==> pepper: inputs <==
Design fir_filter, start of the top module:
module fir_filter
#(
    parameter NUM_ELEMENTS = 7
)
(
    input clk,
    input rst,
    input [ 7 : 0 ] weight_data,
    input [ 2 : 0 ] weight_idx,
    input weight_valid,
    output weight_ready,
    input [ 7 : 0 ] input_data,
    input input_valid,
    output input_ready,
    output [ 15 : 0 ] output_data,
    input output_ready,
    output output_valid
);
    assign weight_ready = 1;
    assign input_ready = 1;
    assign output_valid = 1;
    reg [7:0] weights [NUM_ELEMENTS-1:0];
    reg [7:0] values [NUM_ELEMENTS-1:0];
    integer i;
    always@(posedge clk)begin
        if (rst)begin
            for (i = 0; i< NUM_ELEMENTS; i = i+1)
                weights[i] = 0;
        end else if (weight_valid)
            weights[weight_idx] = weight_data;
        for (i = NUM_ELEMENTS-1; i> 0; i=i-1)begin
            values[i] <= rst?0:values[i-1];
        end
        values[0] <= rst?0:input_data;
    end
    wire [15:0] intermediate_sums [NUM_ELEMENTS-1:0];
    assign output_data = intermediate_sums[NUM_ELEMENTS-1];  
    generate
        genvar j;
        for (j = 0; j<NUM_ELEMENTS; j=j+1)begin:summation
            assign intermediate_sums[j] = (j?intermediate_sums[j-1]:0) + values[j]*weights[j];
        end
    endgenerate
endmodule
export LEC_CHECK = 0
export CAP_MARGIN = 40
export CELL_PAD_IN_SITES_GLOBAL_PLACEMENT = 1
export CORE_ASPECT_RATIO = 1.41
export CORE_MARGIN = 2
export CORE_UTILIZATION = 27
export CTS_CLUSTER_DIAMETER = 152
export GPL_ROUTABILITY_DRIVEN = 0
export MAX_ROUTING_LAYER = met4
export MIN_ROUTING_LAYER = met2
export SETUP_SLACK_MARGIN = -0.58
export SLEW_MARGIN = 0
export TNS_END_PERCENT = 40
create_clock -name core_clock -period 9.91 [get_ports {clk}]
run.sh (not shown) runs the stock make flow with config.mk's settings and CLKGATE_MAP_FILE=.
==> inputs of lagoon, as changes to pepper <==
CAP_MARGIN = 20   (was 40)
CELL_PAD_IN_SITES_GLOBAL_PLACEMENT = not set   (was 1)
CORE_ASPECT_RATIO = not set   (was 1.41)
CORE_UTILIZATION = 72   (was 27)
CTS_CLUSTER_DIAMETER = not set   (was 152)
GPL_ROUTABILITY_DRIVEN = not set   (was 0)
HOLD_SLACK_MARGIN = -0.09   (was not set)
MIN_ROUTING_LAYER = not set   (was met2)
PLACE_DENSITY = 0.65   (was not set)
SETUP_SLACK_MARGIN = -0.55   (was -0.58)
SLEW_MARGIN = 20   (was 0)
TNS_END_PERCENT = 5   (was 40)
==> flow/constraint.sdc (replaced) <==
create_clock -name core_clock -period 8.32 [get_ports {clk}]
set_input_delay 1.6640 -clock core_clock [delete_from_list [all_inputs] [get_ports {clk}]]
set_output_delay 1.6640 -clock core_clock [all_outputs]
set_load 0.01 [all_outputs]
==> inputs of quartz, as changes to pepper <==
ABC_AREA = 1   (was not set)
CAP_MARGIN = 20   (was 40)
CELL_PAD_IN_SITES_GLOBAL_PLACEMENT = not set   (was 1)
CORE_ASPECT_RATIO = not set   (was 1.41)
CORE_UTILIZATION = 72   (was 27)
CTS_CLUSTER_DIAMETER = 400   (was 152)
CTS_CLUSTER_SIZE = 100   (was not set)
GPL_ROUTABILITY_DRIVEN = not set   (was 0)
MAX_ROUTING_LAYER = not set   (was met4)
MIN_ROUTING_LAYER = not set   (was met2)
SETUP_SLACK_MARGIN = not set   (was -0.58)
SLEW_MARGIN = 20   (was 0)
TNS_END_PERCENT = not set   (was 40)
==> flow/constraint.sdc (replaced) <==
create_clock -name core_clock -period 7.34 [get_ports {clk}]
set_input_delay 1.4680 -clock core_clock [delete_from_list [all_inputs] [get_ports {clk}]]
set_output_delay 1.4680 -clock core_clock [all_outputs]
set_load 0.01 [all_outputs]
==> summary.txt <==
State of the implementation.

- The total placed cells including tap cells is about 2900, for reference.
- The run finished, with violations left.
- The maximum number of pins on one net before global-route repair is 48, for reference.
- Synthesis produced 1875 cells.
- Registers represent a cell area share of 13.1%.
- The setup slack of the critical path after layout is -0.273 ns, for reference.
- From the final report, the count of setup violators was given as 4.
- The number of logic gates is 1238, for reference.
- The layout checks failed on negative setup slack.
- The post-synthesis compound-gate area fraction is 1.04%, for reference.
- For this block, the initial DRC count from the detailed router was 2206.
-- figures above: pepper

==> summary.txt <==
State of the implementation.

- The reasons given for failing layout checks are negative setup slack.
- The worst min-delay path category is register to register, for reference.
- The static leakage power is 11.0 nW, for reference.
- The power dissipated by switching net loads is 1.29 mW, for reference.
- The number of setup violations in the final report is 11, for reference.
- Across all setup checks in the final design, the least slack found is -1.16 ns.
- The gate count after technology mapping is 1875, for reference.
- The share of the final layout cell area in sequential cells is 12.9%, for reference.
- The detailed placer reported the number of placed instances as 2395.
- The met1 layer usage reported by global route is 49.7%, for reference.
- The script parses the final routing iteration and logs DRC violations as 0.
- The number of logic gates is 1238, for reference.
- The count of antenna-violating nets left after detailed routing is 0, for reference.
- The run finished, with violations left.
- The post-synthesis compound-gate area fraction is 1.04%, for reference.
-- figures above: lagoon

==> summary.txt <==
State of the implementation.

- For this block, the initial DRC count from the detailed router was around 1100.
- The fraction of met2 tracks used by global routing is a little over three fifths, for reference.
- The growth of design area from synthesis to finish is 14.6%, for reference.
- The total placed cells including tap cells is 2880, for reference.
- Sequential cells burn about 16% of the power.
- The run finished, with violations left.
- The fraction of post-synthesis cell area in the top cell type by area is 40.5%, for reference.
- For reference, compound AND-OR and OR-AND cells occupy about 1.2% of the area reported after synthesis.
- The last timing report of the flow puts the setup violation total at 13.
- The checks that failed: negative setup slack.
- The number of rows in the core area is 60, for reference.
- After synthesis, the largest family of logic cells by area is adder cells.
- The number of multi-input combinational cells in the layout is 1302.
- Of the total standard cell area in the layout, the sequential portion is roughly an eighth.
- The final timing report gives a worst setup slack of -1.33 ns.
- The number of fill cells is 1665, for reference.
-- figures above: quartz



==> v17 <==
==> flow/design.v <==
`timescale 1ns / 1ps
module fir_filter
#(
    parameter NUM_ELEMENTS = 7
)
(
    input clk,
    input rst,
    input [ 7 : 0 ] weight_data,
    input [ 2 : 0 ] weight_idx,
    input weight_valid,
    output weight_ready,
    input [ 7 : 0 ] input_data,
    input input_valid,
    output input_ready,
    output [ 15 : 0 ] output_data,
    input output_ready,
    output output_valid
);
    assign weight_ready = 1;
    assign input_ready = 1;
    assign output_valid = 1;
    reg [7:0] weights [NUM_ELEMENTS-1:0];
    reg [7:0] values [NUM_ELEMENTS-1:0];
    integer i;
    always@(posedge clk)begin
        if (rst)begin
            for (i = 0; i< NUM_ELEMENTS; i = i+1)
                weights[i] = 0;
        end else if (weight_valid)
            weights[weight_idx] = weight_data;
        for (i = NUM_ELEMENTS-1; i> 0; i=i-1)begin
            values[i] <= rst?0:values[i-1];
        end
        values[0] <= rst?0:input_data;
    end
    wire [15:0] intermediate_sums [NUM_ELEMENTS-1:0];
    assign output_data = intermediate_sums[NUM_ELEMENTS-1];  
    generate
        genvar j;
        for (j = 0; j<NUM_ELEMENTS; j=j+1)begin:summation
            assign intermediate_sums[j] = (j?intermediate_sums[j-1]:0) + values[j]*weights[j];
        end
    endgenerate
endmodule
==> flow/run.sh <==
#!/bin/bash
# the make line also repeats each setting of config.mk as NAME=value (left out here)
make -C /OpenROAD-flow-scripts/flow DESIGN_CONFIG=/design/flow/config.mk WORK_HOME=/design/flow/orfs CLKGATE_MAP_FILE= finish
==> flow/config.mk <==
export PLATFORM = sky130hd
export DESIGN_NAME = fir_filter
export DESIGN_NICKNAME = fir_filter
export VERILOG_FILES = /design/flow/design.v
export SDC_FILE = /design/flow/constraint.sdc
export NUM_CORES = 4
export LEC_CHECK = 0
export ABC_AREA = 1
export CAP_MARGIN = 5
export CELL_PAD_IN_SITES_GLOBAL_PLACEMENT = 1
export CORE_ASPECT_RATIO = 0.69
export CORE_MARGIN = 7
export CORE_UTILIZATION = 39
export CTS_CLUSTER_DIAMETER = 276
export CTS_CLUSTER_SIZE = 77
export GPL_ROUTABILITY_DRIVEN = 1
export GPL_TIMING_DRIVEN = 0
export HOLD_SLACK_MARGIN = 0.14
export MIN_ROUTING_LAYER = met2
export PLACE_DENSITY = 0.82
export SETUP_SLACK_MARGIN = -1.32
export SLEW_MARGIN = 20
export TNS_END_PERCENT = 10
==> flow/constraint.sdc <==
create_clock -name core_clock -period 20.3 [get_ports {clk}]
set_input_delay 4.0600 -clock core_clock [delete_from_list [all_inputs] [get_ports {clk}]]
set_output_delay 4.0600 -clock core_clock [all_outputs]
set_load 0.01 [all_outputs]
==> v4 (differences from v17) <==
Settings changed: CAP_MARGIN 5 to 20, CELL_PAD_IN_SITES_GLOBAL_PLACEMENT 1 to default, CORE_ASPECT_RATIO 0.69 to default, CORE_MARGIN 7 to 2, CORE_UTILIZATION 39 to 72, CTS_CLUSTER_DIAMETER 276 to default, CTS_CLUSTER_SIZE 77 to default, GPL_ROUTABILITY_DRIVEN 1 to default, GPL_TIMING_DRIVEN 0 to default, HOLD_SLACK_MARGIN 0.14 to default, MIN_ROUTING_LAYER met2 to default, PLACE_DENSITY 0.82 to default, SETUP_SLACK_MARGIN -1.32 to default, TNS_END_PERCENT 10 to default.
==> flow/constraint.sdc (replaced) <==
create_clock -name core_clock -period 11.5 [get_ports {clk}]
set_input_delay 2.3000 -clock core_clock [delete_from_list [all_inputs] [get_ports {clk}]]
set_output_delay 2.3000 -clock core_clock [all_outputs]
set_load 0.01 [all_outputs]
==> v20 (differences from v17) <==
Settings changed: ABC_AREA 1 to default, CAP_MARGIN 5 to 30, CELL_PAD_IN_SITES_GLOBAL_PLACEMENT 1 to default, CORE_ASPECT_RATIO 0.69 to default, CORE_MARGIN 7 to 2, CORE_UTILIZATION 39 to 70, CTS_CLUSTER_DIAMETER 276 to 31, CTS_CLUSTER_SIZE 77 to default, GPL_ROUTABILITY_DRIVEN 1 to default, GPL_TIMING_DRIVEN 0 to default, HOLD_SLACK_MARGIN 0.14 to default, MIN_ROUTING_LAYER met2 to default, PLACE_DENSITY 0.82 to default, SETUP_SLACK_MARGIN -1.32 to default, TNS_END_PERCENT 10 to default.
==> flow/constraint.sdc (replaced) <==
create_clock -name core_clock -period 7.58 [get_ports {clk}]
set_input_delay 1.5160 -clock core_clock [delete_from_list [all_inputs] [get_ports {clk}]]
set_output_delay 1.5160 -clock core_clock [all_outputs]
set_load 0.01 [all_outputs]
==> results.cfg <==
; flow metrics
[synth]
synthAoiAreaFrac_pct = 1.24
adder_share_pct = 52.0

[worst_setup_path]
cp-endpoint = output_data[15]
r2r_cells = 2

[cells_and_area]
final_util_pct = 75.7
nFillCells = 2073
area_growth_pct = 3.19

[place]
gp_congestion = 0.898
pre_cts_slack_ns = 1.40

[status]
outcome = no timing/DRC/antenna violations
The numbers above come from v4.

==> results.cfg <==
; flow metrics
[timing]
setup_violations = 12
worst_slack_ns = -1.40
worst_slew_pin_slew_ns = 0.822

[pwr]
p_leak_uw = 0.0113

[cells_and_area]
area_growth_pct = 17.2
nFillCells = 1518
final_util_pct = 83.9

[place]
pre_cts_slack_ns = -1.64

[synth]
synthAoiAreaFrac_pct = 1.04
adder_share_pct = 55.2

[status]
outcome = finished with violations
failed_checks = setup timing
The numbers above come from v20.

==> results.cfg <==
; flow metrics
[status]
outcome = no timing/DRC/antenna violations

[synth]
adder_share_pct = 52.0
synthAoiAreaFrac_pct = 1.24

[worst_setup_path]
r2r_cells = 3

[cells_and_area]
area_growth_pct = 8.00

[place]
gp_congestion = 0.926
The numbers above come from v17.

Power and IR drop assume default switching activity.
